## tpumac
module tpumac
 #(parameter BITS_AB=8,
   parameter BITS_C=16)
  (
   input clk, rst_n, WrEn, en,
   input signed [BITS_AB-1:0] Ain,
   input signed [BITS_AB-1:0] Bin,
   input signed [BITS_C-1:0] Cin,
   output reg signed [BITS_AB-1:0] Aout,
   output reg signed [BITS_AB-1:0] Bout,
   output reg signed [BITS_C-1:0] Cout
  );
For scale: about 570 cells after synthesis, about 0.0045 mm2 of cells after synthesis.
clock: 1.79 ns
lec_check: 0
abc_area: 1
cap_margin: 20
core_margin: 2
core_utilization: 71
setup_slack_margin: 0.27
slew_margin: 20
run.sh (not shown) runs the stock make flow with config.mk's settings and CLKGATE_MAP_FILE=.
The starting point did not get past detailed placement with DPL-0033.
Then changed:
CORE_ASPECT_RATIO = 1.58   (was default)
CORE_UTILIZATION = 72   (was 71)
CTS_CLUSTER_DIAMETER = 396   (was default)
CTS_CLUSTER_SIZE = 96   (was default)
PLACE_DENSITY = 0.35   (was default)
SETUP_SLACK_MARGIN = 0.53   (was 0.27)
TNS_END_PERCENT = 10   (was default)
=>
- Now the flow failed in clock tree synthesis, error DPL-0038
- die area fell slightly
- area after synthesis is unchanged
- synthesized cell count stays the same
Then changed:
ABC_AREA = default   (was 1)
CORE_ASPECT_RATIO = default   (was 1.58)
CORE_UTILIZATION = 40   (was 72)
CTS_CLUSTER_DIAMETER = default   (was 396)
CTS_CLUSTER_SIZE = default   (was 96)
PLACE_DENSITY = default   (was 0.35)
SETUP_SLACK_MARGIN = default   (was 0.53)
TNS_END_PERCENT = default   (was 10)
clock period = 5.09 ns   (was 1.79 ns; I/O delays follow)
Effect: Now the flow produced a clean layout. Die size increases by 64%. Synthesized area decreases by 6.4%. Synthesized cell count decreases by 28%.

Setup of xenon:
tpumac again, from the RTL that the note above started with.
clock: 4.95 ns
lec_check: 0
cap_margin: 20
core_margin: 2
core_utilization: 72
cts_cluster_diameter: 27
cts_cluster_size: 25
place_density_lb_addon: 0.26
slew_margin: 20
What ended xenon was a tool error in clock tree synthesis (4_1_cts); the run never finished.
Input changes introduced in harbor (baseline for comparison: xenon):
Settings: PLACE_DENSITY_LB_ADDON now 0.27, was 0.26; the clock period (ns, I/O delays scaled along) now 5.2, was 4.95.
==> results <==
harbor did not run to completion, as it errored out during global routing (5_1_grt). From harbor to xenon, width of the die did not move at all. The unique cell type count in the Yosys netlist on harbor is in line with that on xenon. Max number of cells after detailed placement across xenon and harbor: xenon. Diff harbor..xenon | chip area from the yosys synthesis statistics | unchanged. Placed wire-length estimate after detailed placement (xenon / harbor): 1.16. Between xenon and harbor, the difference in number of standard cells after synthesis is negligible. harbor vs. xenon: worst slack at placement went up by 210 ps.

== build 75 ==
tpumac again, from the RTL that the note above started with.
// tpumac
module tpumac
 #(parameter BITS_AB=8,
   parameter BITS_C=16)
  (
   input clk, rst_n, WrEn, en,
   input signed [BITS_AB-1:0] Ain,
   input signed [BITS_AB-1:0] Bin,
   input signed [BITS_C-1:0] Cin,
   output reg signed [BITS_AB-1:0] Aout,
   output reg signed [BITS_AB-1:0] Bout,
   output reg signed [BITS_C-1:0] Cout
  );
Settings: LEC_CHECK=0, ABC_AREA=1, CAP_MARGIN=20, CORE_MARGIN=2, CORE_UTILIZATION=65, CTS_CLUSTER_DIAMETER=395, CTS_CLUSTER_SIZE=99, PLACE_DENSITY=0.42, SLEW_MARGIN=20, TNS_END_PERCENT=10; clock period 2.89 ns.
Every stage of build 75 finished as expected; the final checks, on the other hand, flagged setup timing, which means the layout fails.
Here is what was changed in the inputs of build 3 compared with build 75.
# build 75
export LEC_CHECK = 0
export ABC_AREA = 1
export CAP_MARGIN = 20
export CORE_MARGIN = 2
export CORE_UTILIZATION = 65
export CTS_CLUSTER_DIAMETER = 395
export CTS_CLUSTER_SIZE = 99
export PLACE_DENSITY = 0.42
export SLEW_MARGIN = 20
export TNS_END_PERCENT = 10
create_clock -name core_clock -period 2.89 [get_ports {clk}]
# build 3
export LEC_CHECK = 0
export CAP_MARGIN = 20
export CORE_MARGIN = 2
export CORE_UTILIZATION = 63
export CTS_CLUSTER_DIAMETER = 27
export SLEW_MARGIN = 20
create_clock -name core_clock -period 4.95 [get_ports {clk}]
[summary]
What the final checks of build 3 revealed, after a flow that finished every stage, was a layout that fails on setup timing. From the logs: build 75 reached the end of the flow and failed the layout checks with setup timing. The final reports for build 3 and build 75 show final non-filler cell area lower in the former. Build 3: worst hold slack 0.036 ns above build 75. In the metrics for build 75 and build 3, the one carrying the higher via count of the first global-routing pass is build 75. Summary of build 3 over build 75: area of the multi-input gates saw a decrease, non-clock buffer count moved down.
#### Input delta (build 93 over build 3)
# build 3
export LEC_CHECK = 0
export CAP_MARGIN = 20
export CORE_MARGIN = 2
export CORE_UTILIZATION = 63
export CTS_CLUSTER_DIAMETER = 27
export SLEW_MARGIN = 20
create_clock -name core_clock -period 4.95 [get_ports {clk}]
# build 93
export LEC_CHECK = 0
export CAP_MARGIN = 20
export CORE_MARGIN = 2
export CORE_UTILIZATION = 40
export SLEW_MARGIN = 20
create_clock -name core_clock -period 5.2 [get_ports {clk}]
### Flow results
- Of build 3 and build 93, just one finished clean: build 93.
- Count of clock buffers in the final design: build 93 vs build 3 down 3
- Area after synthesis of build 3 is on par with build 93.
- Against build 3, post-route standard cell area excluding fillers in build 93 fell by a few percent.
- Build 93: signed area change from the synthesized netlist to the final layout 5.9 points below build 3
- On number of cell rows: build 93 sits above build 3.
- Changes observed in build 93 relative to build 3: half-perimeter wire length after detailed placement lost about 1.1%; register-to-register setup slack up 0.43 ns.
